Design QAM, start of the top module:
module QAM(clk, rst, en, Din, IFout);
input clk, rst, en;
input Din;
output reg signed [17:0] IFout;
wire [1:0] spc_out;
wire [1:0] sm_i;
wire [1:0] sm_q;
wire [1:0] lf_i;
wire [1:0] lf_q;
wire [1:0] usi_i;
wire [1:0] usi_q;
wire signed [17:0] srrc_i;
wire signed [17:0] srrc_q;
wire en0;
wire en1;
wire en2;
wire en3;
reg sm_ctrl;
reg [3:0] usi_ctrl;
reg [1:0] mix_cnt;
reg sync_i0, sync_i1, sync_q0, sync_q1;
reg ce2;
always @(posedge clk or posedge rst) begin
	if (rst) begin
	    ce2 <= 1'd0;
	end
	else begin
		ce2 <= ~ce2;
	end
end
assign en0 = en & ce2;
always @(posedge clk or posedge rst) begin
	if (rst) begin
	    sync_i0 <= 1'd0;
	    sync_q0 <= 1'd0; 
	end
	else begin
		sync_i0 <= sm_i[1];
		sync_q0 <= sm_q[1];
	end
end
always @(posedge clk or posedge rst) begin
	if (rst) begin
	    sync_i1 <= 1'd0;
	    sync_q1 <= 1'd0;
	end
	else begin
		sync_i1 <= sync_i0;
		sync_q1 <= sync_q0;
	end
end
always @(posedge clk or posedge rst) begin
	if (rst) begin
	    sm_ctrl <= 1'd0;
	end
	else if (ce2) begin
		sm_ctrl <= ~sm_ctrl;
	end
end
assign en1 = (sm_ctrl & ce2) ? 1'd1 : 1'd0;
always @(posedge clk or posedge rst) begin
	if (rst) begin
	    usi_ctrl <= 1'd0;
	end
	else if(en) begin
		if(usi_ctrl == 4'd8) usi_ctrl <= usi_ctrl;
		else usi_ctrl <= usi_ctrl + 4'd1;
	end
end
assign en2 = (usi_ctrl == 4'd8) ? 1'd1 : 1'd0;
assign en3 = 1'd1;
assign lf_i = {sync_i1, 1'd1};
assign lf_q = {sync_q1, 1'd1};
SPC u_SPC(.clk(clk),
	      .rst(rst),
	      .en(en0),
	      .Din(Din),
	      .OUT(spc_out)
	      );
SM u_SM(.clk(clk),
	    .rst(rst),
	    .en(en1),
	    .Din(spc_out),
	    .I(sm_i),
	    .Q(sm_q)
	    );
USI u_USI_i(.clk(clk),
	        .rst(rst),
	        .en(en2),
	        .lf_in(lf_i),
	        .hf_out(usi_i)
	        );
USI u_USI_q(.clk(clk),
	        .rst(rst),
	        .en(en2),
  ...
Size in the first run: about 6900 cells after synthesis, ~72000 sq um of cells after synthesis.
Settings: LEC_CHECK=0, ABC_AREA=0, CAP_MARGIN=5, CELL_PAD_IN_SITES_GLOBAL_PLACEMENT=2, CORE_MARGIN=3, CORE_UTILIZATION=40, CTS_CLUSTER_DIAMETER=170, GPL_TIMING_DRIVEN=1, MAX_ROUTING_LAYER=met5, MIN_ROUTING_LAYER=met2, SETUP_SLACK_MARGIN=1.13, SLEW_MARGIN=5; clock period 5.0 ns.
run.sh (not shown) runs the stock make flow with config.mk's settings and CLKGATE_MAP_FILE=.
The first run completed with no timing, DRC or antenna violations.
Then changed:
- ABC_AREA: 0 -> unset
- CAP_MARGIN: 5 -> 20
- CELL_PAD_IN_SITES_GLOBAL_PLACEMENT: 2 -> unset
- CORE_MARGIN: 3 -> 2
- CORE_UTILIZATION: 40 -> 66
- CTS_CLUSTER_DIAMETER: 170 -> unset
- GPL_TIMING_DRIVEN: 1 -> unset
- MAX_ROUTING_LAYER: met5 -> unset
- MIN_ROUTING_LAYER: met2 -> unset
- SETUP_SLACK_MARGIN: 1.13 -> unset
- SLEW_MARGIN: 5 -> 20
- clock period: 5.0 -> 3.37 ns (I/O delays scaled with it)
=>
- With this change the flow finished but fails on negative setup slack
- wire length climbs by 16%
- clock skew is about the same
- clock-buffer cell count fell by 24
- synthesized area is unchanged
- sequential share of layout area falls by 4.0 points
- design area is higher by 13%
Then changed:
- CORE_UTILIZATION: 66 -> 72
- CTS_CLUSTER_DIAMETER: unset -> 90
- clock period: 3.37 -> 2.52 ns (I/O delays scaled with it)
The new run aborted during clock tree synthesis (4_1_cts) on DPL-0033.
Area after synthesis is unchanged.
Die size goes down by 8.2%.
Synthesized cell count is unchanged.
Then changed:
- ABC_AREA: unset -> 1
- CTS_CLUSTER_DIAMETER: 90 -> unset
- CTS_CLUSTER_SIZE: unset -> 14
- PLACE_DENSITY_LB_ADDON: unset -> 0.24
- TNS_END_PERCENT: unset -> 5
- clock period: 2.52 -> 2.88 ns (I/O delays scaled with it)
The changed run stopped in global routing (5_1_grt) (GRT-0116).
Die area grows by 2.5%.
Synthesized area grows by 2.5%.
Synthesized cell count grows by about 17%.
